## flow/design.v

```verilog
module LASER (
    input CLK,
    input RST,
    input [3:0] X,
    input [3:0] Y,
    output reg [3:0] C1X,
    output reg [3:0] C1Y,
    output reg [3:0] C2X,
    output reg [3:0] C2Y,
    output reg DONE
);
    localparam S_IDLE           = 4'd0;
    localparam S_READ           = 4'd1;
    localparam S_INIT_C1        = 4'd2;
    localparam S_CALC_C1        = 4'd3;
    localparam S_UPDATE_C1      = 4'd4;
    localparam S_INIT_C2        = 4'd5;
    localparam S_CALC_C2        = 4'd6;
    localparam S_UPDATE_C2      = 4'd7;
    localparam S_CHECK_CONV     = 4'd8;
    localparam S_DONE           = 4'd9;
    localparam S_WAIT           = 4'd10;
    reg [3:0] state;
    reg [5:0] pixel_count;
    reg [3:0] X_MEM [0:39];
    reg [3:0] Y_MEM [0:39];
    reg [5:0] mark_data;        
    reg [3:0] index_X, index_Y; 
    reg [5:0] current_hit_count;
    reg [5:0] best_hit_count;
    reg [3:0] best_c1x, best_c1y;
    reg [3:0] best_c2x, best_c2y;
    reg [3:0] old_c1x, old_c1y, old_c2x, old_c2y;
    reg p0_scan, p1_scan, p2_scan, p3_scan;    
    reg p0_fix,  p1_fix,  p2_fix,  p3_fix;     
    reg hit0, hit1, hit2, hit3;                
    reg [3:0] fixed_cx, fixed_cy;
    always @(posedge CLK or posedge RST) begin
        if (RST) begin
            state <= S_IDLE;
            pixel_count <= 0;
            DONE <= 0;
            C1X <= 0; C1Y <= 0; C2X <= 0; C2Y <= 0;
            mark_data <= 0;
            index_X <= 0; index_Y <= 0;
            current_hit_count <= 0; best_hit_count <= 0;
            best_c1x <= 0; best_c1y <= 0; best_c2x <= 0; best_c2y <= 0;
        end
        else begin
            case(state)
                S_IDLE: begin
                    DONE <= 0;
                    state <= S_READ;
                    best_c1x <= 0; best_c1y <= 0; best_c2x <= 0; best_c2y <= 0;
                    X_MEM[pixel_count] <= X;
                    Y_MEM[pixel_count] <= Y;
                    pixel_count <= pixel_count + 1;
                end
                S_READ: begin
                    X_MEM[pixel_count] <= X;
                    Y_MEM[pixel_count] <= Y;
                    if (pixel_count >= 39) begin
                        pixel_count <= 0;
                        state <= S_INIT_C1; 
                    end
                    else begin
                        pixel_count <= pixel_count + 1;
                    end
                end
                S_INIT_C1: begin
                    index_X <= 0;
                    index_Y <= 0;
                    best_hit_count <= 0; 
                    old_c1x <= best_c1x; old_c1y <= best_c1y;
                    old_c2x <= best_c2x; old_c2y <= best_c2y;
                    state <= S_CALC_C1;
                    mark_data <= 0;
                    current_hit_count <= 0;
                end
                S_CALC_C1: begin
                    current_hit_count <= current_hit_count + hit0 + hit1 + hit2 + hit3;
                    if (mark_data == 36) begin
                        state <= S_UPDATE_C1;
                        mark_data <= 0;
                    end
                    else begin
                        mark_data <= mark_data + 4;
                    end
                end
                S_UPDATE_C1: begin
                    if (current_hit_count >= best_hit_count) begin
                        best_hit_count <= current_hit_count;
                        best_c1x <= index_X;
                        best_c1y <= index_Y;
                    end
                    current_hit_count <= 0;
                    if (index_X == 15 && index_Y == 15) begin
                        state <= S_INIT_C2;
                    end
                    else begin
                        if (index_X == 15) begin
                            index_X <= 0;
                            index_Y <= index_Y + 1;
                        end else begin
                            index_X <= index_X + 1;
                        end
                        state <= S_CALC_C1; 
                    end
                end
                S_INIT_C2: begin
                    index_X <= 0;
                    index_Y <= 0;
                    best_hit_count <= 0; 
                    state <= S_CALC_C2;
                    mark_data <= 0;
                    current_hit_count <= 0;
                end
                S_CALC_C2: begin
                    current_hit_count <= current_hit_count + hit0 + hit1 + hit2 + hit3;
                    if (mark_data == 36) begin
                        state <= S_UPDATE_C2;
                        mark_data <= 0;
                    end
                    else begin
                        mark_data <= mark_data + 4;
                    end
                end
                S_UPDATE_C2: begin
                    if (current_hit_count >= best_hit_count) begin
                        best_hit_count <= current_hit_count;
                        best_c2x <= index_X;
                        best_c2y <= index_Y;
                    end
                    current_hit_count <= 0;
                    if (index_X == 15 && index_Y == 15) begin
                        state <= S_CHECK_CONV; 
                    end
                    else begin
                        if (index_X == 15) begin
                            index_X <= 0;
                            index_Y <= index_Y + 1;
                        end else begin
                            index_X <= index_X + 1;
                        end
                        state <= S_CALC_C2;
                    end
                end
                S_CHECK_CONV: begin
                    if (old_c1x == best_c1x && old_c1y == best_c1y && 
                        old_c2x == best_c2x && old_c2y == best_c2y) begin
                        state <= S_DONE;
                    end
                    else begin
                        state <= S_INIT_C1;
                    end
                end
                S_DONE: begin
                    C1X <= best_c1x; C1Y <= best_c1y;
                    C2X <= best_c2x; C2Y <= best_c2y;
                    DONE <= 1;
                    state <= S_WAIT;
                end
                S_WAIT: begin
                    DONE <= 0;
                    state <= S_IDLE;
                end
                default: state <= S_IDLE;
            endcase
        end
    end
    function check_hit;
        input [3:0] tx, ty, cx, cy;
        reg [3:0] abs_dx, abs_dy;
        begin
            abs_dx = (tx >= cx) ? (tx - cx) : (cx - tx);
            abs_dy = (ty >= cy) ? (ty - cy) : (cy - ty);
            if ( (abs_dx + abs_dy <= 4) || (abs_dx == 2 && abs_dy == 3) || (abs_dx == 3 && abs_dy == 2) )
                check_hit = 1'b1;
            else
                check_hit = 1'b0;
        end
    endfunction
    always @(*) begin
        if (state == S_CALC_C1) begin
            fixed_cx = best_c2x;
            fixed_cy = best_c2y;
        end
        else begin 
            fixed_cx = best_c1x;
            fixed_cy = best_c1y;
        end
    end
    always @(*) begin
        p0_scan = check_hit(X_MEM[mark_data],   Y_MEM[mark_data],   index_X, index_Y);
        p1_scan = check_hit(X_MEM[mark_data+1], Y_MEM[mark_data+1], index_X, index_Y);
        p2_scan = check_hit(X_MEM[mark_data+2], Y_MEM[mark_data+2], index_X, index_Y);
        p3_scan = check_hit(X_MEM[mark_data+3], Y_MEM[mark_data+3], index_X, index_Y);
        p0_fix = check_hit(X_MEM[mark_data],   Y_MEM[mark_data],   fixed_cx, fixed_cy);
        p1_fix = check_hit(X_MEM[mark_data+1], Y_MEM[mark_data+1], fixed_cx, fixed_cy);
        p2_fix = check_hit(X_MEM[mark_data+2], Y_MEM[mark_data+2], fixed_cx, fixed_cy);
        p3_fix = check_hit(X_MEM[mark_data+3], Y_MEM[mark_data+3], fixed_cx, fixed_cy);
        hit0 = p0_scan || p0_fix;
        hit1 = p1_scan || p1_fix;
        hit2 = p2_scan || p2_fix;
        hit3 = p3_scan || p3_fix;
    end
endmodule
```

## flow/run.sh

```bash
#!/bin/bash
# the make line also repeats each setting of config.mk as NAME=value (left out here)
make -C /OpenROAD-flow-scripts/flow DESIGN_CONFIG=/design/flow/config.mk WORK_HOME=/design/flow/orfs CLKGATE_MAP_FILE= finish
```

## flow/config.mk

```make
export PLATFORM = sky130hd
export DESIGN_NAME = LASER
export DESIGN_NICKNAME = LASER
export VERILOG_FILES = /design/flow/design.v
export SDC_FILE = /design/flow/constraint.sdc
export NUM_CORES = 4
export LEC_CHECK = 0
export ABC_AREA = 0
export CAP_MARGIN = 20
export CORE_ASPECT_RATIO = 1.99
export CORE_MARGIN = 2
export CORE_UTILIZATION = 29
export CTS_CLUSTER_DIAMETER = 28
export MIN_ROUTING_LAYER = met1
export PLACE_DENSITY = 0.43
export SETUP_SLACK_MARGIN = -0.58
export SLEW_MARGIN = 20
export TNS_END_PERCENT = 100
```

## flow/constraint.sdc

```tcl
create_clock -name core_clock -period 7.18 [get_ports {CLK}]
set_input_delay 1.4360 -clock core_clock [delete_from_list [all_inputs] [get_ports {CLK}]]
set_output_delay 1.4360 -clock core_clock [all_outputs]
set_load 0.01 [all_outputs]
```

==> impl_metrics.yaml, run 1 <==
# flow metrics
global_routing:
  overflow: 0
  track_usage: 0.192
  grt_pass1_vias: 16000
  antenna_found_initial: 0
  grt_pass1_wl_um: 106000
  grt_max_degree: 51
setup_path:
  required_ps: 7650
  cp-endpoint: "current_hit_count[4]$_DFFE_PP0P_"
  critPathBufInv: 5
  crit_family: "adder cells"
  cp.arrival_ps: 7380
  cp_common_cell: "fa_1"
  startpoint: "mark_data[2]$_DFFE_PP0P_"
  crit_path_max_incr_delay_ps: 530
  cp_slowest_cell: "a221oi_1"
  end_kind: "flip-flop"
  rr_endpoint: "current_hit_count[4]$_DFFE_PP0P_"
  crit_path_max_fanout: 13
  rrSetupSlack_ps: 270
  cp.depth: 26
  start_kind: "flip-flop"
  r2r_cells: 26
  r2r_start: "mark_data[2]$_DFFE_PP0P_"
  path_class: "flip-flop to flip-flop"
drt:
  routed_wl_um: 73600
  antenna_cells_inserted: 0
  drt_iter0_drc: 934
  via_per_inst: 5.06
  wire_per_inst_um: 25.0
  ant_nets: 0
  drc: 0
  dr.pass1.iters: 5
  via_count: 14900
logic_synthesis:
  yosys_cells: 1763
  top_area_cell: "edfxtp_1"
  yosysMostFrequentCell: "edfxtp_1"
  synth_area_um2: 22000
  synth_adder_area_share: 0.135
  ys_chip_area_um2: 22000
  synth-simple-area-share: 0.0823
  ff_type: "edfxtp_1"
  mux_area_frac: 0.0367
  syn_nets: 1984
  xor_share: 0.0207
  synthAoiAreaFrac: 0.146
  avgSynthCellArea_um2: 12.5
  synthCells: 1763
  ys_async_sr_fraction: 0.180
  synth-edff-count: 336
  synth_cell_types: 70
  synth.top_cell.area_share: 0.459
  yosys_warnings: 3
  numSynthFlops: 410
  top_cells_by_area: "edfxtp_1 46%, ha_1 9.6%, dfrtp_1 8.3%, fa_1 3.9%, a22oi_1 2.4%"
  ys_top_cells_by_count: "336 x edfxtp_1, 168 x ha_1, 140 x inv_1, 116 x nand2_1, 87 x nor2_1"
  ys_seq_frac: 0.544
  ys_top_logic_family: "AND-OR/OR-AND gates"
clocking:
  clock-root-buffer: "clkbuf_16"
  cts_buffers: 66
  cts_tree: "built"
  ctsResizeCount: 0
  clk_latency_ps: 630
  cts_setup_buffers: 0
  clk_path_buf_depth: 3
  holdBufCountCts: 0
  clkSinkCount: 410
  clk_pin_slew_ps: 60
  h-tree-depth: 3
cells_and_area:
  nets: 2100
  area_growth_pct: 19.2
  final_area_um2: 26200
floorplanning:
  initial_utilization: 0.292
  die_w_um: 199
  io_pins: 27
  core_area_um2: 75200
  die_y_um: 392
  dieArea_um2: 78100
  rows: 142
placed_design:
  dp_hpwl_um: 55400
  port_buffers: 26
  gp_congestion: 0.875
  pre_cts_ws_ps: 315
  dpl_cell_area_um2: 23900
power:
  peakVddDrop_uv: 158
  p_clk_frac: 0.555
  power_frac_seq: 0.436
  internal_power_uw: 4600
  power.switching_uw: 1300
  p_per_area_nw_per_um2: 225
  sw_frac_of_total: 0.220
  pg_seq_uw: 2580
  power-top-group: "the clock network"
  powerComb_uw: 51.8
  p_leak_uw: 0.0102
  combPwrFrac: 0.009
  power_clock_uw: 3280
final_timing:
  tns_ps: 0
  setup-violations-final: 0
  max_freq_ghz: 0.145
  finalMaxSlewViolations: 0
  hold_viol_final: 0
  period_minus_slack_ps: 6910
  worst_slew_pin_slew_ps: 1080
  setup_ws_ps: 270
  period_used_share: 0.962
  max_slew_margin: 0.275
  finalClockSkew_ps: 36.1
run:
  tool_warnings: 87
  cap_violations: 0
outcome:
  status: "finished clean"
worst_hold_path:
  hp-start: "state[4]$_DFF_PP0_"
  hold_depth: 0
  hp-class: "flip-flop to flip-flop"
  min_to: "state[0]$_DFF_PP1_"
## through the flow
step / hold slack, ps / util / cells / total power (uW)
6_report: 376 / 0.348 / 2940 / 5900
5_1_grt: 393 / 0.348 / 2940 / 6060
4_1_cts: 379 / 0.348 / 2940 / 5960
3_5_place_dp: 372 / 0.318 / 2819 / 2680
3_3_place_gp: 364 / 0.318 / 2819 / 2680
2_1_floorplan: 352 / - / 1763 / 2630
## area by class of cell
cell class	count	area, um^2
Fill cell	7311	49000
Clock inverter	47	586
Clock buffer	74	1710
Inverter	140	527
Timing Repair Buffer	103	921
Sequential cell	410	11900
Multi-Input combinational cell	1158	9230
Tap cell	1008	1260
## metal layers
layer,wire (um),track usage,vias up
met5,0,0,-
met4,5770,0.140,0
met3,1870,0.0208,188
met2,42100,0.383,370
met1,23900,0.173,7472
li1,-,-,6844
==> run 2: changes to the inputs <==
ABC_AREA = 1   (was 0)
CORE_ASPECT_RATIO = default   (was 1.99)
CORE_UTILIZATION = 72   (was 29)
CTS_CLUSTER_DIAMETER = default   (was 28)
MIN_ROUTING_LAYER = default   (was met1)
PLACE_DENSITY = 0.66   (was 0.43)
SETUP_SLACK_MARGIN = -0.27   (was -0.58)
TNS_END_PERCENT = default   (was 100)
clock period = 5.39 ns   (was 7.18 ns; I/O delays follow)
==> run 2 against run 1 <==
Against the previous run: now fails the layout checks on setup timing; maximum frequency increased by 13%; die area down 58%; clock-buffer cell count decreased by 25; core utilization rose by 55 points; wire length increased by 12%; cell count increased by 4.7%; clock power fell by 12%; synthesized area increased by 3.3%; synthesized cell count increased by 30%; register-to-register slack got worse by 1000 ps; first-iteration DRC count grew to 3.8 times the previous value; setup slack worse by 1000 ps; critical path type unchanged.
==> impl_metrics.yaml, run 2 <==
# flow metrics
logic_synthesis:
  synth.top_cell.area_share: 0.445
  synthAoiAreaFrac: 0.0785
  synth_area_um2: 22700
  synthCells: 2294
  xor_share: 0.0266
  numSynthFlops: 410
  ys_top_cells_by_count: "533 x nand2_1, 342 x inv_1, 336 x edfxtp_1, 168 x ha_1, 146 x nor2_1"
  ys_top_logic_family: "simple AND/OR/NAND/NOR gates"
  mux_area_frac: 0
  ff_type: "edfxtp_1"
  synth-edff-count: 336
  ys_seq_frac: 0.526
  yosysMostFrequentCell: "nand2_1"
  top_cells_by_area: "edfxtp_1 44%, ha_1 9.3%, nand2_1 8.8%, dfrtp_1 8.1%, inv_1 5.7%"
  ys_chip_area_um2: 22700
  yosys_warnings: 3
  synth_cell_types: 47
  ys_async_sr_fraction: 0.180
  syn_nets: 2515
  synth_adder_area_share: 0.131
  yosys_cells: 2294
  avgSynthCellArea_um2: 9.89
  synth-simple-area-share: 0.167
  top_area_cell: "edfxtp_1"
final_timing:
  finalClockSkew_ps: 50.3
  max_freq_ghz: 0.163
  finalMaxSlewViolations: 0
  hold_viol_final: 0
  period_minus_slack_ps: 6130
  rsz0062_at_grt: "yes"
  setup-violations-final: 6
  worst_slew_pin_slew_ps: 1340
  max_slew_margin: 0.103
  setup_ws_ps: -742
  period_used_share: 1.14
global_routing:
  grt_pass1_vias: 19300
  antenna_found_initial: 3
  grt_pass1_wl_um: 108000
  grt_max_degree: 41
  overflow: 0
  track_usage: 0.434
power:
  power-top-group: "sequential cells"
  p_leak_uw: 0.0124
  peakVddDrop_uv: 416
  pg_seq_uw: 3420
  power.switching_uw: 1420
  combPwrFrac: 0.012
  power_frac_seq: 0.538
  powerComb_uw: 73.4
  finalPower_uw: 6370
  p_clk_frac: 0.451
  p_per_area_nw_per_um2: 227
  sw_frac_of_total: 0.223
  power_clock_uw: 2870
  internal_power_uw: 4950
drt:
  drc: 0
  via_per_inst: 6.64
  ant_nets: 0
  wire_per_inst_um: 26.8
  drt_iter0_drc: 3504
  routed_wl_um: 82600
  via_count: 20500
  dr.pass1.iters: 7
setup_path:
  start_kind: "flip-flop"
  cp-endpoint: "current_hit_count[5]$_DFFE_PP0P_"
  critPathBufInv: 10
  startpoint: "mark_data[3]$_DFFE_PP0P_"
  cp.arrival_ps: 6570
  rr_endpoint: "current_hit_count[5]$_DFFE_PP0P_"
  cp_common_cell: "nand2_1"
  required_ps: 5820
  cp.depth: 40
  path_class: "flip-flop to flip-flop"
  rrSetupSlack_ps: -740
  r2r_cells: 40
  crit_family: "simple AND/OR/NAND/NOR gates"
  crit_path_max_incr_delay_ps: 460
  r2r_start: "mark_data[3]$_DFFE_PP0P_"
  crit_path_max_fanout: 5
  cp_slowest_cell: "dfrtp_2"
  end_kind: "flip-flop"
floorplanning:
  core_area_um2: 31300
  rows: 65
  initial_utilization: 0.725
  dieArea_um2: 32900
  io_pins: 27
  die_y_um: 182
  die_w_um: 182
clocking:
  cts_buffers: 39
  clock-root-buffer: "clkbuf_16"
  h-tree-depth: 2
  clk_path_buf_depth: 3
  clk_pin_slew_ps: 70
  clkSinkCount: 410
  cts_tree: "built"
  clk_latency_ps: 590
  holdBufCountCts: 0
placed_design:
  dp_hpwl_um: 45200
  pre_cts_ws_ps: -729
  gp_congestion: 0.955
  dp.cells: 2971
  port_buffers: 26
worst_hold_path:
  min_to: "state[0]$_DFF_PP1_"
  hold_depth: 0
  hp-class: "flip-flop to flip-flop"
  hp-start: "state[4]$_DFF_PP0_"
run:
  tool_warnings: 91
  cap_violations: 0
cells_and_area:
  final_cells: 3079
  utilization: 0.895
  nets: 2867
  area_growth_pct: 23.5
  fillers: 1262
outcome:
  status: "complete, but fails checks"
  checkFailReasons: "setup timing"
run 2: layout make-up:
type | instances | area, um^2 | area share
Sequential cell | 410 | 11900 | 0.426
Multi-Input combinational cell | 1471 | 10000 | 0.357
Timing Repair Buffer | 365 | 2940 | 0.105
Inverter | 359 | 1370 | 0.0490
Clock buffer | 49 | 1020 | 0.0365
Tap cell | 402 | 503 | 0.0179
Clock inverter | 22 | 230 | 0.00821
Antenna cell | 1 | 2.50 | 0.0000893
run 2: per-layer routing:
| metal | share of wire | vias to the layer above | routed length, um | GRT usage |
|---|---|---|---|---|
| li1 | - | 8361 | - | - |
| met1 | 0.30 | 9295 | 25000 | 0.525 |
| met2 | 0.44 | 2065 | 36500 | 0.714 |
| met5 | 0.00054 | - | 45 | 0 |
| met3 | 0.15 | 727 | 12500 | 0.0901 |
| met4 | 0.11 | 6 | 8700 | 0.279 |
run 2: through the flow:
stage	setup TNS [ps]	instance area, um^2	hold slack, ps
floorplan	-745	22700	356
CTS	-1160	27200	382
finish	-3840	28000	383
global route	-4470	28000	395
global placement	-2180	25500	363
detailed placement	-3340	25500	366
run 2: timing repair:
| item | in CTS | in global routing |
|---|---|---|
| setup buffers | 16 | 26 |
| endpoints found under the setup margin | 6 | 6 |
| cloned | 0 | 1 |
| resized | 79 | 161 |
| pin swaps | 14 | 66 |
==> run 3: changes to the inputs <==
CELL_PAD_IN_SITES_DETAIL_PLACEMENT = 0   (was default)
CELL_PAD_IN_SITES_GLOBAL_PLACEMENT = 3   (was default)
CORE_UTILIZATION = 53   (was 72)
CTS_CLUSTER_DIAMETER = 229   (was default)
GPL_TIMING_DRIVEN = 0   (was default)
PLACE_DENSITY = default   (was 0.66)
SETUP_SLACK_MARGIN = default   (was -0.27)
clock period = 9.61 ns   (was 5.39 ns; I/O delays follow)
==> run 3 against run 2 <==
Against the previous run: the flow now stops in 3_1_place_gp_skip_io; synthesized area is the same; synthesized cell count is the same; die area grew 35%.
==> impl_metrics.yaml, run 3 <==
# flow metrics
outcome:
  status: "stopped before the end"
  stop_stage: "3_1_place_gp_skip_io"
  tool.error: "[ERROR GPL-0301] Utilization 106.079 % exceeds 100%."
logic_synthesis:
  synth.top_cell.area_share: 0.445
  syn_nets: 2515
  synth_cell_types: 47
  yosys_cells: 2294
  yosys_warnings: 3
  synth-simple-area-share: 0.167
  yosysMostFrequentCell: "nand2_1"
  synth-edff-count: 336
  mux_area_frac: 0
  avgSynthCellArea_um2: 9.89
  ys_seq_frac: 0.526
  synthCells: 2294
  numSynthFlops: 410
  ys_top_cells_by_count: "533 x nand2_1, 342 x inv_1, 336 x edfxtp_1, 168 x ha_1, 146 x nor2_1"
  ys_async_sr_fraction: 0.180
  top_cells_by_area: "edfxtp_1 44%, ha_1 9.3%, nand2_1 8.8%, dfrtp_1 8.1%, inv_1 5.7%"
  ys_chip_area_um2: 22700
  top_area_cell: "edfxtp_1"
  xor_share: 0.0266
  synth_adder_area_share: 0.131
  ff_type: "edfxtp_1"
  synth_area_um2: 22700
  synthAoiAreaFrac: 0.0785
  ys_top_logic_family: "simple AND/OR/NAND/NOR gates"
floorplanning:
  dieArea_um2: 44500
  initial_utilization: 0.539
  rows: 75
  die_y_um: 211
  die_w_um: 211
  core_area_um2: 42100
==> run 4: changes to the inputs <==
ABC_AREA = default   (was 1)
CELL_PAD_IN_SITES_DETAIL_PLACEMENT = default   (was 0)
CORE_UTILIZATION = 45   (was 53)
CTS_CLUSTER_DIAMETER = 342   (was 229)
GPL_ROUTABILITY_DRIVEN = 1   (was default)
SETUP_SLACK_MARGIN = 1.21   (was default)
TNS_END_PERCENT = 10   (was default)
clock period = 8.72 ns   (was 9.61 ns; I/O delays follow)
==> run 4 against run 3 <==
Against the previous run: the run now finishes clean; die area increased by 14%; synthesized area decreased by 3.2%; synthesized cell count decreased by 23%.
==> impl_metrics.yaml, run 4 <==
# flow metrics
logic_synthesis:
  yosys_warnings: 3
  yosysMostFrequentCell: "edfxtp_1"
  numSynthFlops: 410
  ys_seq_frac: 0.544
  ff_type: "edfxtp_1"
  yosys_cells: 1763
  ys_top_cells_by_count: "336 x edfxtp_1, 168 x ha_1, 140 x inv_1, 116 x nand2_1, 87 x nor2_1"
  synth-edff-count: 336
  mux_area_frac: 0.0367
  synth.top_cell.area_share: 0.459
  top_cells_by_area: "edfxtp_1 46%, ha_1 9.6%, dfrtp_1 8.3%, fa_1 3.9%, a22oi_1 2.4%"
  synthAoiAreaFrac: 0.146
  synth_adder_area_share: 0.135
  ys_top_logic_family: "AND-OR/OR-AND gates"
  synth-simple-area-share: 0.0823
  synth_area_um2: 22000
  syn_nets: 1984
  ys_chip_area_um2: 22000
  xor_share: 0.0207
  ys_async_sr_fraction: 0.180
  top_area_cell: "edfxtp_1"
  avgSynthCellArea_um2: 12.5
  synthCells: 1763
  synth_cell_types: 70
power:
  pg_seq_uw: 2120
  internal_power_uw: 3160
  powerComb_uw: 36.3
  p_per_area_nw_per_um2: 160
  peakVddDrop_uv: 154
  p_clk_frac: 0.456
  power.switching_uw: 795
  combPwrFrac: 0.009
  sw_frac_of_total: 0.201
  power-top-group: "sequential cells"
  power_frac_seq: 0.535
  power_clock_uw: 1810
  p_leak_uw: 0.00970
clocking:
  clk_latency_ps: 580
  h-tree-depth: 2
  cts_tree: "built"
  clock-root-buffer: "clkbuf_16"
  cts_buffers: 42
  clk_path_buf_depth: 3
  holdBufCountCts: 0
  clk_pin_slew_ps: 60
  clkSinkCount: 410
cells_and_area:
  nets: 2071
  utilization: 0.517
  area_growth_pct: 12.8
floorplanning:
  core_area_um2: 47900
  rows: 80
  io_pins: 27
  initial_utilization: 0.458
  die_y_um: 225
  dieArea_um2: 50600
  die_w_um: 225
global_routing:
  antenna_found_initial: 0
  grt_pass1_wl_um: 95800
  overflow: 0
  track_usage: 0.261
  grt_pass1_vias: 14700
  grt_max_degree: 50
placed_design:
  dp_hpwl_um: 46600
  pre_cts_ws_ps: 330
  gp_congestion: 0.834
  port_buffers: 26
worst_hold_path:
  hp-class: "flip-flop to flip-flop"
  min_to: "state[0]$_DFF_PP1_"
  hold_depth: 0
  hp-start: "state[4]$_DFF_PP0_"
setup_path:
  start_kind: "flip-flop"
  crit_path_max_incr_delay_ps: 540
  crit_path_max_fanout: 10
  cp.arrival_ps: 7610
  cp.depth: 28
  cp_common_cell: "fa_1"
  required_ps: 9180
  cp_slowest_cell: "fa_1"
  r2r_cells: 28
  critPathBufInv: 5
  cp-endpoint: "current_hit_count[4]$_DFFE_PP0P_"
  crit_family: "adder cells"
  rr_endpoint: "current_hit_count[4]$_DFFE_PP0P_"
  path_class: "flip-flop to flip-flop"
  rrSetupSlack_ps: 1570
  end_kind: "flip-flop"
  r2r_start: "mark_data[3]$_DFFE_PP0P_"
  startpoint: "mark_data[3]$_DFFE_PP0P_"
drt:
  drc: 0
  wire_per_inst_um: 25.8
  dr.pass1.iters: 6
  via_per_inst: 5.93
  routed_wl_um: 64500
  ant_nets: 0
  via_count: 14800
  drt_iter0_drc: 1361
run:
  cap_violations: 0
  tool_warnings: 90
final_timing:
  setup_ws_ps: 1570
  rsz0062_at_grt: "no"
  period_used_share: 0.820
  setup-violations-final: 0
  finalClockSkew_ps: 25.1
  period_minus_slack_ps: 7150
  tns_ps: 0
  worst_slew_pin_slew_ps: 1120
  finalMaxSlewViolations: 0
  hold_viol_final: 0
  max_freq_ghz: 0.140
  max_slew_margin: 0.254
outcome:
  status: "finished clean"
-- run 4: metrics by stage --
stage | area [um^2] | power, uW | instances | hold WS [ps]
final | 24800 | 3960 | 2500 | 384
after global routing | 24800 | 4050 | 2499 | 393
after CTS | 24500 | 3980 | 2487 | 385
after floorplan | 22000 | 2160 | 1763 | 352
after detailed placement | 23100 | 2200 | 2409 | 372
after global placement | 23000 | 2200 | 2404 | 359
-- run 4: timing repair --
| item | in CTS | in global routing |
|---|---|---|
| pin swaps | 0 | 7 |
| setup buffers | 0 | 12 |
| gates cloned | 0 | 0 |
| gates resized | 14 | 52 |
| endpoints found under the setup margin | 6 | 5 |
-- run 4: area by class of cell --
cell class              count  area [um^2]
clock buffers              57         1140
plain buffers              55          314
multi-input cells        1158         9460
well taps                 615          769
inverters                 140          528
repair buffers             43          395
flip-flops and latches    410        11900
fillers                  4170        23200
diodes                      1         2.50
clock inverters            21          225
-- run 4: routing by layer --
layer  track usage  vias up  share of wire  wire length (um)
met5             0        -              0                 0
met4        0.0902        0          0.030              1950
met3        0.0377      117          0.053              3400
met2         0.425      447           0.48             30700
met1         0.359     7461           0.44             28400
li1              -     6792              -                 -
==> run 5: changes to the inputs <==
CELL_PAD_IN_SITES_GLOBAL_PLACEMENT = default   (was 3)
CORE_UTILIZATION = 63   (was 45)
CTS_CLUSTER_DIAMETER = default   (was 342)
CTS_CLUSTER_SIZE = 38   (was default)
GPL_ROUTABILITY_DRIVEN = default   (was 1)
GPL_TIMING_DRIVEN = default   (was 0)
SETUP_SLACK_MARGIN = 0.89   (was 1.21)
TNS_END_PERCENT = default   (was 10)
clock period = 3.33 ns   (was 8.72 ns; I/O delays follow)
==> run 5 against run 4 <==
Against the previous run: the layout now fails its checks (setup timing); sequential share of layout area is 6.1 points lower; die area shrank 28%; clock skew is 1.5 ps lower; core utilization grew 31 points; synthesized area did not move.
==> impl_metrics.yaml, run 5 <==
# flow metrics
clocking:
  clk_pin_slew_ps: 70
  clk_latency_ps: 560
  clk_path_buf_depth: 3
  h-tree-depth: 2
  holdBufCountCts: 0
  clkSinkCount: 410
  cts_buffers: 40
  cts_tree: "built"
  clock-root-buffer: "clkbuf_16"
setup_path:
  end_kind: "flip-flop"
  cp.arrival_ps: 6650
  rr_endpoint: "current_hit_count[1]$_DFFE_PP0P_"
  crit_family: "adder cells"
  rrSetupSlack_ps: -2830
  required_ps: 3820
  crit_path_max_fanout: 10
  cp_slowest_cell: "fa_1"
  r2r_cells: 27
  startpoint: "mark_data[2]$_DFFE_PP0P_"
  r2r_start: "mark_data[2]$_DFFE_PP0P_"
  cp-endpoint: "current_hit_count[1]$_DFFE_PP0P_"
  start_kind: "flip-flop"
  critPathBufInv: 4
  crit_path_max_incr_delay_ps: 550
  path_class: "flip-flop to flip-flop"
  cp.depth: 27
logic_synthesis:
  synth_area_um2: 22000
  yosys_warnings: 3
  ys_top_logic_family: "AND-OR/OR-AND gates"
  numSynthFlops: 410
  ys_seq_frac: 0.544
  mux_area_frac: 0.0367
  ys_chip_area_um2: 22000
  synthCells: 1763
  synthAoiAreaFrac: 0.146
  synth.top_cell.area_share: 0.459
  xor_share: 0.0207
  synth_cell_types: 70
  synth_adder_area_share: 0.135
  ff_type: "edfxtp_1"
  top_cells_by_area: "edfxtp_1 46%, ha_1 9.6%, dfrtp_1 8.3%, fa_1 3.9%, a22oi_1 2.4%"
  yosys_cells: 1763
  ys_top_cells_by_count: "336 x edfxtp_1, 168 x ha_1, 140 x inv_1, 116 x nand2_1, 87 x nor2_1"
  top_area_cell: "edfxtp_1"
  avgSynthCellArea_um2: 12.5
  syn_nets: 1984
  yosysMostFrequentCell: "edfxtp_1"
  synth-edff-count: 336
  synth-simple-area-share: 0.0823
  ys_async_sr_fraction: 0.180
drt:
  antenna_cells_inserted: 0
  drc: 0
  ant_nets: 0
  via_count: 17100
  via_per_inst: 6.25
  drt_iter0_drc: 1867
  wire_per_inst_um: 24.2
  routed_wl_um: 66200
  dr.pass1.iters: 6
final_timing:
  max_slew_margin: 0.499
  setup_ws_ps: -2830
  period_used_share: 1.85
  max_freq_ghz: 0.162
  rsz0062_at_grt: "yes"
  period_minus_slack_ps: 6160
  finalClockSkew_ps: 23.6
  tns_ps: -16220
  finalMaxSlewViolations: 0
  hold_viol_final: 0
  setup-violations-final: 6
  worst_slew_pin_slew_ps: 752
worst_hold_path:
  hp-start: "state[4]$_DFF_PP0_"
  hp-class: "flip-flop to flip-flop"
  hold_depth: 0
  min_to: "state[0]$_DFF_PP1_"
floorplanning:
  die_y_um: 191
  io_pins: 27
  initial_utilization: 0.637
  rows: 68
  dieArea_um2: 36400
  die_w_um: 191
  core_area_um2: 34500
global_routing:
  grt_max_degree: 41
  grt_pass1_vias: 17200
  track_usage: 0.364
  grt_pass1_wl_um: 98400
  antenna_found_initial: 0
  overflow: 0
placed_design:
  gp_congestion: 0.944
  pre_cts_ws_ps: -2980
  dp.cells: 2646
  port_buffers: 26
  dp_hpwl_um: 45800
power:
  powerComb_uw: 108
  p_per_area_nw_per_um2: 357
  power.switching_uw: 2000
  peakVddDrop_uv: 765
  p_leak_uw: 0.0118
  power_frac_seq: 0.546
  combPwrFrac: 0.011
  p_clk_frac: 0.443
  internal_power_uw: 8150
  power-top-group: "sequential cells"
  pg_seq_uw: 5550
  finalPower_uw: 10100
  sw_frac_of_total: 0.197
  power_clock_uw: 4500
outcome:
  status: "complete, but fails checks"
  checkFailReasons: "setup timing"
cells_and_area:
  area_growth_pct: 29.3
  nets: 2480
  final_cells: 2741
  utilization: 0.824
run:
  cap_violations: 0
  tool_warnings: 92
==> run 5: layout make-up <==
class	instances	area, um^2
tap	455	569
inverter	140	529
fill	1887	6070
timing repair buffer	508	4020
multi-input combinational	1159	10100
clock buffer	51	1070
clock inverter	18	194
sequential	410	11900
==> run 5: through the flow <==
stage               cell area (um^2)  hold WS [ps]
finish                         28400           387
global route                   28400           409
CTS                            27900           389
detailed placement             26200           380
global placement               26200           361
floorplan                      22100           352
==> run 5: timing repair <==
action                     CTS  global route
setup endpoints to repair    6           114
gates cloned                 1             0
buffers inserted            17             8
pin swaps                   31            45
resized                     95            84
==> run 5: per-layer routing <==
| layer | track usage | part of all wire |
|---|---|---|
| met4 | 0.179 | 0.056 |
| met5 | 0 | 0 |
| met2 | 0.630 | 0.50 |
| met1 | 0.445 | 0.36 |
| met3 | 0.0563 | 0.088 |
==> run 6: changes to the inputs <==
ABC_AREA = 1   (was default)
CELL_PAD_IN_SITES_GLOBAL_PLACEMENT = 1   (was default)
CORE_UTILIZATION = 20   (was 63)
CTS_CLUSTER_DIAMETER = 184   (was default)
CTS_CLUSTER_SIZE = default   (was 38)
MIN_ROUTING_LAYER = met1   (was default)
PLACE_DENSITY_LB_ADDON = 0.08   (was default)
SETUP_SLACK_MARGIN = -0.14   (was 0.89)
SLEW_MARGIN = 10   (was 20)
clock period = 4.08 ns   (was 3.33 ns; I/O delays follow)
==> run 6 against run 5 <==
Against the previous run: still fails the layout checks on setup timing; global-route usage down 22 points; maximum frequency grew 7.8%; critical endpoint is now current_hit_count[4]$_DFFE_PP0P_; synthesized area increased by 3.3%; sequential power shrank 18%; worst hold slack better by 13 ps; clock power grew 2%; cell count rose by 59%; sequential cell count unchanged; clock skew is 7.3 ps higher.
==> impl_metrics.yaml, run 6 <==
# flow metrics
logic_synthesis:
  yosys_warnings: 3
  synth_cell_types: 47
  synthCells: 2294
  avgSynthCellArea_um2: 9.89
  synth.top_cell.area_share: 0.445
  yosysMostFrequentCell: "nand2_1"
  ys_seq_frac: 0.526
  ff_type: "edfxtp_1"
  synth-simple-area-share: 0.167
  syn_nets: 2515
  ys_top_cells_by_count: "533 x nand2_1, 342 x inv_1, 336 x edfxtp_1, 168 x ha_1, 146 x nor2_1"
  top_area_cell: "edfxtp_1"
  ys_async_sr_fraction: 0.180
  synth_adder_area_share: 0.131
  mux_area_frac: 0
  synthAoiAreaFrac: 0.0785
  ys_chip_area_um2: 22700
  synth_area_um2: 22700
  yosys_cells: 2294
  ys_top_logic_family: "simple AND/OR/NAND/NOR gates"
  xor_share: 0.0266
  synth-edff-count: 336
  top_cells_by_area: "edfxtp_1 44%, ha_1 9.3%, nand2_1 8.8%, dfrtp_1 8.1%, inv_1 5.7%"
  numSynthFlops: 410
clocking:
  h-tree-depth: 2
  cts_buffers: 51
  holdBufCountCts: 0
  clock-root-buffer: "clkbuf_16"
  cts_tree: "built"
  clkSinkCount: 410
  clk_pin_slew_ps: 60
  clk_latency_ps: 610
  clk_path_buf_depth: 3
power:
  combPwrFrac: 0.011
  p_leak_uw: 0.0134
  powerComb_uw: 100
  power-top-group: "the clock network"
  power_frac_seq: 0.491
  peakVddDrop_uv: 301
  power_clock_uw: 4590
  internal_power_uw: 7240
  p_per_area_nw_per_um2: 296
  pg_seq_uw: 4530
  p_clk_frac: 0.498
  sw_frac_of_total: 0.215
  power.switching_uw: 1980
drt:
  wire_per_inst_um: 19.2
  drc: 0
  antenna_cells_inserted: 0
  via_per_inst: 4.00
  via_count: 17400
  dr.pass1.iters: 5
  ant_nets: 0
  routed_wl_um: 83700
  drt_iter0_drc: 1107
setup_path:
  start_kind: "flip-flop"
  critPathBufInv: 8
  rr_endpoint: "current_hit_count[4]$_DFFE_PP0P_"
  path_class: "flip-flop to flip-flop"
  crit_family: "adder cells"
  cp.depth: 32
  rrSetupSlack_ps: -1640
  startpoint: "mark_data[2]$_DFFE_PP0P_"
  required_ps: 4570
  cp_slowest_cell: "fa_1"
  cp-endpoint: "current_hit_count[4]$_DFFE_PP0P_"
  r2r_start: "mark_data[2]$_DFFE_PP0P_"
  crit_path_max_incr_delay_ps: 550
  end_kind: "flip-flop"
  cp_common_cell: "nand2_2"
  cp.arrival_ps: 6200
  crit_path_max_fanout: 6
  r2r_cells: 32
final_timing:
  period_minus_slack_ps: 5720
  finalHoldWorstSlack_ps: 400
  finalMaxSlewViolations: 0
  hold_viol_final: 0
  max_slew_margin: 0.263
  rsz0062_at_grt: "yes"
  max_freq_ghz: 0.175
  period_used_share: 1.40
  setup_ws_ps: -1640
  finalClockSkew_ps: 30.9
  setup-violations-final: 6
  tns_ps: -9090
  worst_slew_pin_slew_ps: 1110
run:
  tool_warnings: 90
  cap_violations: 0
global_routing:
  antenna_found_initial: 0
  overflow: 0
  grt_pass1_vias: 18300
  grt_pass1_wl_um: 122000
  grt_max_degree: 41
  track_usage: 0.143
worst_hold_path:
  hp-start: "state[4]$_DFF_PP0_"
  hold_depth: 0
  hp-class: "flip-flop to flip-flop"
  min_to: "state[0]$_DFF_PP1_"
placed_design:
  gp_congestion: 0.822
  dp.cells: 4225
  pre_cts_ws_ps: -1900
  dp_hpwl_um: 63400
  dpl_cell_area_um2: 28500
  port_buffers: 26
cells_and_area:
  final_area_um2: 31200
  final_cells: 4358
  area_growth_pct: 37.4
  nets: 3036
floorplanning:
  initial_utilization: 0.202
  rows: 123
  io_pins: 27
  die_y_um: 341
  core_area_um2: 112000
  die_w_um: 341
  dieArea_um2: 116000
outcome:
  status: "complete, but fails checks"
  checkFailReasons: "setup timing"
-- run 6: per-layer routing --
layer,routed length [um],GRT usage,up-vias
met5,0,0,-
met4,2470,0.0445,0
met3,1980,0.0150,91
met2,39500,0.240,205
met1,39700,0.194,8409
li1,-,-,8713
-- run 6: final cells by class --
| type | count | area, um^2 |
|---|---|---|
| Clock inverter | 35 | 329 |
| Tap cell | 1500 | 1880 |
| Clock buffer | 61 | 1360 |
| Inverter | 359 | 1370 |
| Timing Repair inverter | 1 | 6.26 |
| Timing Repair Buffer | 521 | 4300 |
| Sequential cell | 410 | 11900 |
| Multi-Input combinational cell | 1471 | 9990 |
| Fill cell | 11900 | 81300 |
-- run 6: timing repair --
action	in CTS	in global routing
setup endpoints to repair	6	6
gates cloned	2	0
resized	101	54
setup buffers	23	11
pin swaps	32	41
hold endpoints to repair	0	0
-- run 6: stage by stage --
stage / util / power (uW)
after global routing: 0.277 / 9530
after detailed placement: 0.253 / 4720
after global placement: 0.253 / 4720
after CTS: 0.274 / 9380
after floorplan: - / 4630
final: 0.277 / 9220
==> run 7: changes to the inputs <==
ABC_AREA = default   (was 1)
CELL_PAD_IN_SITES_GLOBAL_PLACEMENT = 2   (was 1)
CORE_MARGIN = 7   (was 2)
CORE_UTILIZATION = 28   (was 20)
CTS_CLUSTER_DIAMETER = 277   (was 184)
GPL_ROUTABILITY_DRIVEN = 0   (was default)
GPL_TIMING_DRIVEN = 1   (was default)
HOLD_SLACK_MARGIN = 0.28   (was default)
MIN_ROUTING_LAYER = met2   (was met1)
PLACE_DENSITY_LB_ADDON = 0.13   (was 0.08)
SETUP_SLACK_MARGIN = 1.83   (was -0.14)
SLEW_MARGIN = 20   (was 10)
TNS_END_PERCENT = 10   (was default)
clock period = 7.38 ns   (was 4.08 ns; I/O delays follow)
==> run 7 against run 6 <==
Against the previous run: the run now finishes clean; via count increased by 17%; wire length decreased by 11%; clock power decreased by 53%; non-clock buffer count decreased by 375; cell area decreased by 14%; critical path type unchanged.
==> impl_metrics.yaml, run 7 <==
# flow metrics
final_timing:
  max_slew_margin: 0.235
  setup-violations-final: 0
  max_freq_ghz: 0.158
  finalMaxSlewViolations: 0
  rsz0062_at_grt: "yes"
  finalClockSkew_ps: 35.2
  worst_slew_pin_slew_ps: 1140
  period_used_share: 0.856
  tns_ps: 0
  period_minus_slack_ps: 6320
  hold_viol_final: 0
global_routing:
  grt_pass1_vias: 22800
  grt_max_degree: 68
  globalRouteMet3Util: 0.354
  use_met1: 0
  antenna_found_initial: 0
  grt_pass1_wl_um: 107000
  track_usage: 0.251
  overflow: 0
  top_usage_layer: "met3"
  grt_use_met2: 0.293
placed_design:
  dp_hpwl_um: 50300
  port_buffers: 26
logic_synthesis:
  synth-edff-count: 336
  numSynthFlops: 410
  synth.top_cell.area_share: 0.459
  ys_seq_frac: 0.544
  yosys_cells: 1763
  synthAoiAreaFrac: 0.146
  ys_top_cells_by_count: "336 x edfxtp_1, 168 x ha_1, 140 x inv_1, 116 x nand2_1, 87 x nor2_1"
  xor_share: 0.0207
  yosysMostFrequentCell: "edfxtp_1"
  top_area_cell: "edfxtp_1"
  synth-simple-area-share: 0.0823
  synth_area_um2: 22000
  synth_adder_area_share: 0.135
  ys_chip_area_um2: 22000
  synth_cell_types: 70
  synthCells: 1763
  ff_type: "edfxtp_1"
  mux_area_frac: 0.0367
  syn_nets: 1984
  top_cells_by_area: "edfxtp_1 46%, ha_1 9.6%, dfrtp_1 8.3%, fa_1 3.9%, a22oi_1 2.4%"
  ys_top_logic_family: "AND-OR/OR-AND gates"
  yosys_warnings: 3
  avgSynthCellArea_um2: 12.5
  ys_async_sr_fraction: 0.180
clocking:
  clkSinkCount: 410
  clk_latency_ps: 600
  clock-root-buffer: "clkbuf_16"
  cts_buffers: 44
  h-tree-depth: 2
  clk_path_buf_depth: 3
  holdBufCountCts: 0
  cts_tree: "built"
  clk_pin_slew_ps: 60
power:
  peakVddDrop_uv: 182
  p_per_area_nw_per_um2: 176
  power_frac_seq: 0.533
  p_leak_uw: 0.0102
  power.switching_uw: 1000
  powerComb_uw: 52.0
  internal_power_uw: 3690
  power_clock_uw: 2140
  sw_frac_of_total: 0.214
  combPwrFrac: 0.011
  power-top-group: "sequential cells"
  p_clk_frac: 0.456
  pg_seq_uw: 2500
run:
  cap_violations: 0
  tool_warnings: 90
floorplanning:
  core_area_um2: 77600
  io_pins: 27
  initial_utilization: 0.283
  die_w_um: 294
  die_y_um: 294
  rows: 102
  dieArea_um2: 86500
setup_path:
  crit_path_max_fanout: 10
  r2r_cells: 29
  cp.arrival_ps: 6770
  cp.depth: 29
  rr_endpoint: "current_hit_count[4]$_DFFE_PP0P_"
  critPathBufInv: 4
  end_kind: "flip-flop"
  start_kind: "flip-flop"
  path_class: "flip-flop to flip-flop"
  cp_common_cell: "ha_4"
  startpoint: "mark_data[3]$_DFFE_PP0P_"
  cp_slowest_cell: "fa_1"
  cp-endpoint: "current_hit_count[4]$_DFFE_PP0P_"
  crit_family: "adder cells"
  required_ps: 7830
  r2r_start: "mark_data[3]$_DFFE_PP0P_"
  crit_path_max_incr_delay_ps: 560
  rrSetupSlack_ps: 1060
worst_hold_path:
  hold_depth: 0
  min_to: "state[0]$_DFF_PP1_"
  hp-start: "state[4]$_DFF_PP0_"
  hp-class: "flip-flop to flip-flop"
drt:
  drc: 0
  routed_wl_um: 74300
  wire_per_inst_um: 25.0
  antenna_cells_inserted: 0
  via_per_inst: 6.83
  drt_iter0_drc: 2775
  dr.pass1.iters: 9
  ant_nets: 0
  via_count: 20300
cells_and_area:
  area_growth_pct: 21.7
  utilization: 0.344
  nets: 2121
outcome:
  status: "finished clean"
[run 7: what timing repair did]
item,in CTS,in global routing
pin swaps,27,30
gates resized,131,61
endpoints found under the setup margin,6,6
buffers inserted,37,12
gates cloned,1,0
[run 7: final cells by class]
| cell class | count | area, um^2 |
|---|---|---|
| fill | 7687 | 50900 |
| sequential | 410 | 11900 |
| multi-input combinational | 1158 | 10200 |
| timing repair buffer | 146 | 1390 |
| tap | 1040 | 1300 |
| clock buffer | 57 | 1160 |
| inverter | 140 | 529 |
| clock inverter | 22 | 189 |
[run 7: per-layer routing]
metal,vias up,part of all wire
li1,6843,-
met1,7047,0
met2,5980,0.50
met3,421,0.43
met4,22,0.054
met5,-,0.011
[run 7: per-stage QoR]
stage / std cells / setup WS (ps) / hold slack [ps] / power (uW) / area [um^2]
global placement: 2843 / 344 / 360 / 2600 / 23900
global route: 2973 / 733 / 394 / 4810 / 26700
detailed placement: 2844 / 435 / 375 / 2600 / 23900
CTS: 2961 / 1150 / 383 / 4710 / 26300
finish: 2973 / 1060 / 361 / 4700 / 26700
floorplan: 1763 / 1490 / 352 / 2560 / 22100
==> run 8: changes to the inputs <==
ABC_AREA = 1   (was default)
CELL_PAD_IN_SITES_GLOBAL_PLACEMENT = default   (was 2)
CORE_MARGIN = 2   (was 7)
CORE_UTILIZATION = 71   (was 28)
CTS_CLUSTER_DIAMETER = default   (was 277)
CTS_CLUSTER_SIZE = 70   (was default)
GPL_ROUTABILITY_DRIVEN = default   (was 0)
GPL_TIMING_DRIVEN = default   (was 1)
HOLD_SLACK_MARGIN = default   (was 0.28)
MIN_ROUTING_LAYER = default   (was met2)
PLACE_DENSITY_LB_ADDON = default   (was 0.13)
SETUP_SLACK_MARGIN = -0.28   (was 1.83)
TNS_END_PERCENT = default   (was 10)
clock period = 5.28 ns   (was 7.38 ns; I/O delays follow)
==> run 8 against run 7 <==
Against the previous run: the layout now fails its checks (setup timing); synthesized area increased by 3.3%; maximum frequency is 5.4% higher; critical path type unchanged; cell count up 3.1%; combinational power rose by 33%; cell area up 4.3%; core utilization increased by 54 points; clock skew fell by 18 ps; wire length down 1.9%; largest cell class unchanged; setup slack got worse by 1800 ps; clock power rose by 26%; first-iteration DRC count fell by 3.4%.
==> impl_metrics.yaml, run 8 <==
# flow metrics
outcome:
  status: "complete, but fails checks"
  checkFailReasons: "setup timing"
clocking:
  clk_pin_slew_ps: 70
  cts_tree: "built"
  cts_buffers: 40
  clk_path_buf_depth: 3
  h-tree-depth: 2
  clk_latency_ps: 570
  clkSinkCount: 410
  clock-root-buffer: "clkbuf_16"
  holdBufCountCts: 0
logic_synthesis:
  avgSynthCellArea_um2: 9.89
  ff_type: "edfxtp_1"
  synth_cell_types: 47
  synth_adder_area_share: 0.131
  synth-simple-area-share: 0.167
  ys_top_cells_by_count: "533 x nand2_1, 342 x inv_1, 336 x edfxtp_1, 168 x ha_1, 146 x nor2_1"
  numSynthFlops: 410
  syn_nets: 2515
  ys_chip_area_um2: 22700
  ys_async_sr_fraction: 0.180
  synth-edff-count: 336
  yosys_cells: 2294
  mux_area_frac: 0
  synth_area_um2: 22700
  ys_seq_frac: 0.526
  synthCells: 2294
  top_area_cell: "edfxtp_1"
  top_cells_by_area: "edfxtp_1 44%, ha_1 9.3%, nand2_1 8.8%, dfrtp_1 8.1%, inv_1 5.7%"
  yosysMostFrequentCell: "nand2_1"
  ys_top_logic_family: "simple AND/OR/NAND/NOR gates"
  synthAoiAreaFrac: 0.0785
  synth.top_cell.area_share: 0.445
  xor_share: 0.0266
  yosys_warnings: 3
worst_hold_path:
  hp-class: "flip-flop to flip-flop"
  hold_depth: 0
  hp-start: "state[4]$_DFF_PP0_"
  min_to: "state[0]$_DFF_PP1_"
cells_and_area:
  final_cells: 3065
  nets: 2861
  fillers: 1425
  final_area_um2: 27900
  utilization: 0.886
  area_growth_pct: 22.9
drt:
  drc: 0
  routed_wl_um: 72900
  dr.pass1.iters: 10
  via_count: 19600
  antenna_cells_inserted: 0
  ant_nets: 0
  drt_iter0_drc: 2682
  wire_per_inst_um: 23.8
  via_per_inst: 6.40
final_timing:
  rsz0062_at_grt: "yes"
  tns_ps: -3320
  setup_ws_ps: -709
  finalMaxSlewViolations: 0
  period_minus_slack_ps: 5990
  max_slew_margin: 0.269
  max_freq_ghz: 0.167
  period_used_share: 1.13
  finalHoldWorstSlack_ps: 417
  hold_viol_final: 0
  setup-violations-final: 6
  finalClockSkew_ps: 17.6
  worst_slew_pin_slew_ps: 1090
setup_path:
  r2r_cells: 33
  path_class: "flip-flop to flip-flop"
  r2r_start: "mark_data[2]$_DFFE_PP0P_"
  cp_common_cell: "nand2_1"
  startpoint: "mark_data[2]$_DFFE_PP0P_"
  rrSetupSlack_ps: -710
  end_kind: "flip-flop"
  start_kind: "flip-flop"
  cp.arrival_ps: 6430
  crit_family: "adder cells"
  rr_endpoint: "current_hit_count[4]$_DFFE_PP0P_"
  crit_path_max_incr_delay_ps: 530
  cp-endpoint: "current_hit_count[4]$_DFFE_PP0P_"
  critPathBufInv: 7
  cp_slowest_cell: "fa_1"
  crit_path_max_fanout: 10
  required_ps: 5720
  cp.depth: 33
global_routing:
  grt_pass1_wl_um: 107000
  antenna_found_initial: 1
  track_usage: 0.427
  grt_max_degree: 49
  grt_pass1_vias: 19500
  overflow: 0
power:
  p_per_area_nw_per_um2: 225
  p_clk_frac: 0.431
  power-top-group: "sequential cells"
  power.switching_uw: 1310
  internal_power_uw: 4960
  combPwrFrac: 0.011
  p_leak_uw: 0.0122
  sw_frac_of_total: 0.209
  peakVddDrop_uv: 383
  powerComb_uw: 69.3
  power_frac_seq: 0.558
  pg_seq_uw: 3500
  power_clock_uw: 2700
placed_design:
  gp_congestion: 0.964
  dp.cells: 2963
  dp_hpwl_um: 44400
  port_buffers: 26
  dpl_cell_area_um2: 25500
floorplanning:
  initial_utilization: 0.721
  die_y_um: 183
  dieArea_um2: 33400
  die_w_um: 183
  rows: 65
  io_pins: 27
  core_area_um2: 31500
run:
  cap_violations: 0
  tool_warnings: 91
run 8: final cells by class:
type                       count  area [um^2]  area share
tap                          402          503      0.0180
multi-input combinational   1471        10000       0.360
sequential                   410        11900       0.429
inverter                     359         1370      0.0492
timing repair buffer         358         2860       0.103
clock buffer                  53         1050      0.0377
clock inverter                12          111     0.00399
run 8: per-stage QoR:
stage | power (uW) | setup WS, ps
3_3_place_gp | 3630 | -612
4_1_cts | 6200 | -323
3_5_place_dp | 3630 | -764
6_report | 6270 | -709
5_1_grt | 6350 | -901
2_1_floorplan | 3570 | -265
run 8: what timing repair did:
action / CTS / global route
buffers inserted: 38 / 15
resized: 149 / 99
endpoints found under the hold margin: 0 / 0
pin swaps: 51 / 58
setup endpoints to repair: 6 / 6
run 8: layer usage:
layer / track usage / vias to the layer above / share of wire
li1: - / 8345 / -
met1: 0.494 / 9180 / 0.33
met2: 0.717 / 1569 / 0.47
met3: 0.0955 / 511 / 0.12
met4: 0.291 / 2 / 0.092
met5: 0 / - / 0.00015
==> run 9: changes to the inputs <==
CORE_UTILIZATION = 64   (was 71)
CTS_CLUSTER_SIZE = default   (was 70)
PLACE_DENSITY = 0.42   (was default)
SETUP_SLACK_MARGIN = default   (was -0.28)
TNS_END_PERCENT = 10   (was default)
clock period = 3.46 ns   (was 5.28 ns; I/O delays follow)
==> run 9 against run 8 <==
Against the previous run: the layout still fails its checks (setup timing); register-to-register slack lost 1600 ps; maximum frequency grew 4.3%; combinational power grew 57%; die area grew 11%; sequential cell count is the same; global-route usage shrank 6.5 points; first-iteration DRC count shrank 40%; worst hold slack lost 30 ps; critical path depth is the same; highest routed layer is now met4.
==> impl_metrics.yaml, run 9 <==
# flow metrics
final_timing:
  hold_viol_final: 0
  rsz0062_at_grt: "yes"
  tns_ps: -13190
  finalClockSkew_ps: 20.8
  max_slew_margin: 0.368
  worst_slew_pin_slew_ps: 944
  period_minus_slack_ps: 5740
  max_freq_ghz: 0.174
  period_used_share: 1.66
  setup_ws_ps: -2280
  finalMaxSlewViolations: 0
  setup-violations-final: 6
power:
  sw_frac_of_total: 0.203
  p_per_area_nw_per_um2: 334
  combPwrFrac: 0.011
  power_frac_seq: 0.557
  internal_power_uw: 7640
  p_clk_frac: 0.432
  powerComb_uw: 109
  power.switching_uw: 1950
  power-top-group: "sequential cells"
  peakVddDrop_uv: 705
  p_leak_uw: 0.0127
  power_clock_uw: 4140
  pg_seq_uw: 5340
logic_synthesis:
  ff_type: "edfxtp_1"
  numSynthFlops: 410
  yosys_warnings: 3
  xor_share: 0.0266
  mux_area_frac: 0
  synthCells: 2294
  ys_top_cells_by_count: "533 x nand2_1, 342 x inv_1, 336 x edfxtp_1, 168 x ha_1, 146 x nor2_1"
  synth-edff-count: 336
  ys_seq_frac: 0.526
  synth.top_cell.area_share: 0.445
  synth_adder_area_share: 0.131
  ys_top_logic_family: "simple AND/OR/NAND/NOR gates"
  synth_area_um2: 22700
  top_area_cell: "edfxtp_1"
  synth-simple-area-share: 0.167
  synthAoiAreaFrac: 0.0785
  syn_nets: 2515
  avgSynthCellArea_um2: 9.89
  yosysMostFrequentCell: "nand2_1"
  ys_async_sr_fraction: 0.180
  synth_cell_types: 47
  yosys_cells: 2294
  ys_chip_area_um2: 22700
  top_cells_by_area: "edfxtp_1 44%, ha_1 9.3%, nand2_1 8.8%, dfrtp_1 8.1%, inv_1 5.7%"
global_routing:
  grt_pass1_wl_um: 100000
  overflow: 0
  grt_pass1_vias: 18700
  antenna_found_initial: 0
  track_usage: 0.362
  grt_max_degree: 41
setup_path:
  cp_slowest_cell: "fa_1"
  cp_common_cell: "nand2_1"
  cp.depth: 33
  path_class: "flip-flop to flip-flop"
  cp-endpoint: "current_hit_count[4]$_DFFE_PP0P_"
  startpoint: "mark_data[3]$_DFFE_PP0P_"
  start_kind: "flip-flop"
  rr_endpoint: "current_hit_count[4]$_DFFE_PP0P_"
  r2r_start: "mark_data[3]$_DFFE_PP0P_"
  r2r_cells: 33
  rrSetupSlack_ps: -2280
  crit_path_max_incr_delay_ps: 450
  cp.arrival_ps: 6190
  required_ps: 3910
  critPathBufInv: 7
  crit_family: "adder cells"
  crit_path_max_fanout: 14
  end_kind: "flip-flop"
placed_design:
  dpl_cell_area_um2: 26600
  gp_congestion: 0.949
  port_buffers: 26
  dp_hpwl_um: 46500
drt:
  antenna_cells_inserted: 0
  routed_wl_um: 66000
  dr.pass1.iters: 5
  via_per_inst: 5.76
  via_count: 18600
  wire_per_inst_um: 20.5
  drt_iter0_drc: 1604
  ant_nets: 0
  drc: 0
cells_and_area:
  logic_area_um2: 9950
  nets: 2958
  final_area_um2: 28700
  area_growth_pct: 26.5
  fillers: 2013
  final-seq-area_um2: 11900
outcome:
  status: "complete, but fails checks"
  checkFailReasons: "setup timing"
floorplanning:
  dieArea_um2: 37000
  die_w_um: 192
  core_area_um2: 34700
  initial_utilization: 0.654
  rows: 68
  die_y_um: 192
  io_pins: 27
clocking:
  h-tree-depth: 2
  clock-root-buffer: "clkbuf_16"
  cts_buffers: 40
  clk_path_buf_depth: 3
  clk_latency_ps: 570
  holdBufCountCts: 0
  cts_tree: "built"
  clk_pin_slew_ps: 70
  clkSinkCount: 410
worst_hold_path:
  hold_depth: 0
  hp-start: "state[4]$_DFF_PP0_"
  hp-class: "flip-flop to flip-flop"
  min_to: "state[0]$_DFF_PP1_"
run:
  cap_violations: 0
  tool_warnings: 92
## run 9: routing by layer
metal	vias up	global-route usage	share of wire
li1	8550	-	-
met1	8862	0.440	0.37
met2	901	0.626	0.49
met3	239	0.0586	0.082
met4	0	0.189	0.060
met5	-	0	0
## run 9: cell type report
type / instances / area share
clock buffers: 53 / 0.0377
repair inverters: 1 / 0.000262
multi-input cells: 1472 / 0.347
clock inverters: 20 / 0.00449
repair buffers: 453 / 0.127
inverters: 359 / 0.0476
flip-flops and latches: 410 / 0.416
well taps: 455 / 0.0198
## run 9: stage by stage
step / instances / power (uW) / setup WS, ps / hold WS [ps] / utilization
4_1_cts: 3210 / 9580 / -2080 / 391 / 0.816
5_1_grt: 3223 / 9770 / -2530 / 393 / 0.827
2_1_floorplan: 2294 / 5450 / -1710 / 356 / -
3_5_place_dp: 3116 / 5550 / -2310 / 380 / 0.767
3_3_place_gp: 3116 / 5540 / -2170 / 363 / 0.767
6_report: 3223 / 9590 / -2280 / 387 / 0.827
## run 9: repair_timing
action / CTS / global route
setup endpoints to repair: 6 / 6
gates resized: 86 / 74
buffers inserted: 20 / 13
cloned: 2 / 0
pin swaps: 43 / 52
==> run 10: changes to the inputs <==
ABC_AREA = default   (was 1)
CORE_UTILIZATION = 66   (was 64)
CTS_CLUSTER_DIAMETER = 277   (was default)
GPL_TIMING_DRIVEN = 1   (was default)
MIN_ROUTING_LAYER = met1   (was default)
PLACE_DENSITY = default   (was 0.42)
SETUP_SLACK_MARGIN = -0.28   (was default)
TNS_END_PERCENT = default   (was 10)
clock period = 3.69 ns   (was 3.46 ns; I/O delays follow)
==> run 10 against run 9 <==
Against the previous run: clock skew increased by 22 ps; power shrank 2.1%; critical endpoint is now current_hit_count[1]$_DFFE_PP0P_; critical path depth is 5 lower; core utilization grew 4.5 points; setup slack worse by 470 ps; the layout still fails its checks (setup timing).
==> impl_metrics.yaml, run 10 <==
# flow metrics
drt:
  via_count: 18500
  antenna_cells_inserted: 0
  drt_iter0_drc: 2627
  routed_wl_um: 77900
  drc: 0
  via_per_inst: 6.81
  dr.pass1.iters: 12
  ant_nets: 0
  wire_per_inst_um: 28.6
power:
  power.switching_uw: 2040
  power-top-group: "sequential cells"
  sw_frac_of_total: 0.217
  p_leak_uw: 0.0118
  finalPower_uw: 9390
  combPwrFrac: 0.011
  p_clk_frac: 0.456
  internal_power_uw: 7350
  p_per_area_nw_per_um2: 330
  pg_seq_uw: 5000
  power_frac_seq: 0.533
  power_clock_uw: 4280
  peakVddDrop_uv: 654
  powerComb_uw: 103
run:
  cap_violations: 0
  tool_warnings: 92
outcome:
  status: "complete, but fails checks"
  checkFailReasons: "setup timing"
logic_synthesis:
  synth_cell_types: 70
  ys_seq_frac: 0.544
  syn_nets: 1984
  ys_chip_area_um2: 22000
  ff_type: "edfxtp_1"
  synth_adder_area_share: 0.135
  synthAoiAreaFrac: 0.146
  synth_area_um2: 22000
  top_cells_by_area: "edfxtp_1 46%, ha_1 9.6%, dfrtp_1 8.3%, fa_1 3.9%, a22oi_1 2.4%"
  synth-edff-count: 336
  synthCells: 1763
  numSynthFlops: 410
  ys_async_sr_fraction: 0.180
  yosysMostFrequentCell: "edfxtp_1"
  synth-simple-area-share: 0.0823
  top_area_cell: "edfxtp_1"
  xor_share: 0.0207
  ys_top_logic_family: "AND-OR/OR-AND gates"
  ys_top_cells_by_count: "336 x edfxtp_1, 168 x ha_1, 140 x inv_1, 116 x nand2_1, 87 x nor2_1"
  avgSynthCellArea_um2: 12.5
  yosys_warnings: 3
  mux_area_frac: 0.0367
  synth.top_cell.area_share: 0.459
  yosys_cells: 1763
floorplanning:
  dieArea_um2: 34800
  io_pins: 27
  die_y_um: 186
  core_area_um2: 32600
  initial_utilization: 0.673
  rows: 66
  die_w_um: 186
final_timing:
  finalMaxSlewViolations: 0
  finalClockSkew_ps: 43.2
  max_freq_ghz: 0.155
  rsz0062_at_grt: "yes"
  setup_ws_ps: -2760
  setup-violations-final: 6
  max_slew_margin: 0.348
  hold_viol_final: 0
  period_used_share: 1.75
  finalHoldWorstSlack_ps: 424
  worst_slew_pin_slew_ps: 974
  period_minus_slack_ps: 6450
setup_path:
  cp_common_cell: "fa_2"
  required_ps: 4160
  cp.depth: 28
  crit_path_max_incr_delay_ps: 570
  startpoint: "mark_data[5]$_DFFE_PP0P_"
  rrSetupSlack_ps: -2760
  r2r_start: "mark_data[5]$_DFFE_PP0P_"
  cp_slowest_cell: "fa_1"
  cp-endpoint: "current_hit_count[1]$_DFFE_PP0P_"
  start_kind: "flip-flop"
  end_kind: "flip-flop"
  crit_family: "adder cells"
  critPathBufInv: 5
  crit_path_max_fanout: 12
  r2r_cells: 28
  path_class: "flip-flop to flip-flop"
  rr_endpoint: "current_hit_count[1]$_DFFE_PP0P_"
  cp.arrival_ps: 6910
clocking:
  clk_latency_ps: 580
  holdBufCountCts: 0
  clkSinkCount: 410
  clk_path_buf_depth: 3
  h-tree-depth: 2
  cts_tree: "built"
  clk_pin_slew_ps: 60
  cts_buffers: 40
  clock-root-buffer: "clkbuf_16"
cells_and_area:
  area_growth_pct: 29.4
  nets: 2470
  fillers: 1409
global_routing:
  grt_pass1_vias: 19000
  antenna_found_initial: 1
  grt_max_degree: 52
  track_usage: 0.423
  overflow: 0
  grt_pass1_wl_um: 111000
placed_design:
  port_buffers: 26
  dp_hpwl_um: 46700
  gp_congestion: 0.948
worst_hold_path:
  hp-start: "state[4]$_DFF_PP0_"
  hp-class: "flip-flop to flip-flop"
  hold_depth: 0
  min_to: "state[0]$_DFF_PP1_"
## run 10: per-layer routing
metal / track usage / share of wire
met4: 0.281 / 0.098
met2: 0.696 / 0.46
met5: 0 / 0.00022
met3: 0.0860 / 0.12
met1: 0.509 / 0.32
## run 10: repair_timing
item,4_1_cts,5_1_grt
endpoints found under the setup margin,6,6
pin swaps,37,54
resized,94,64
buffers inserted,28,15
endpoints found under the hold margin,0,0
## run 10: area by class of cell
type / instances / area [um^2] / share of cell area
repair buffers: 499 / 4040 / 0.142
inverters: 140 / 526 / 0.0185
flip-flops and latches: 410 / 11900 / 0.420
clock inverters: 22 / 254 / 0.00893
multi-input cells: 1158 / 10000 / 0.353
clock buffers: 52 / 1090 / 0.0382
well taps: 442 / 553 / 0.0195
## run 10: through the flow
step,cell area [um^2],setup TNS (ps),utilization,setup WS [ps],instances
global route,28400,-16400,0.872,-2840,2723
CTS,28000,-13850,0.858,-2400,2709
floorplan,22100,-12390,-,-2200,1763
detailed placement,26100,-15430,0.799,-2700,2610
global placement,26100,-14660,0.799,-2570,2610
finish,28400,-15910,0.872,-2760,2723
Power figures rest on the tool's default switching activity, not on a simulated workload.
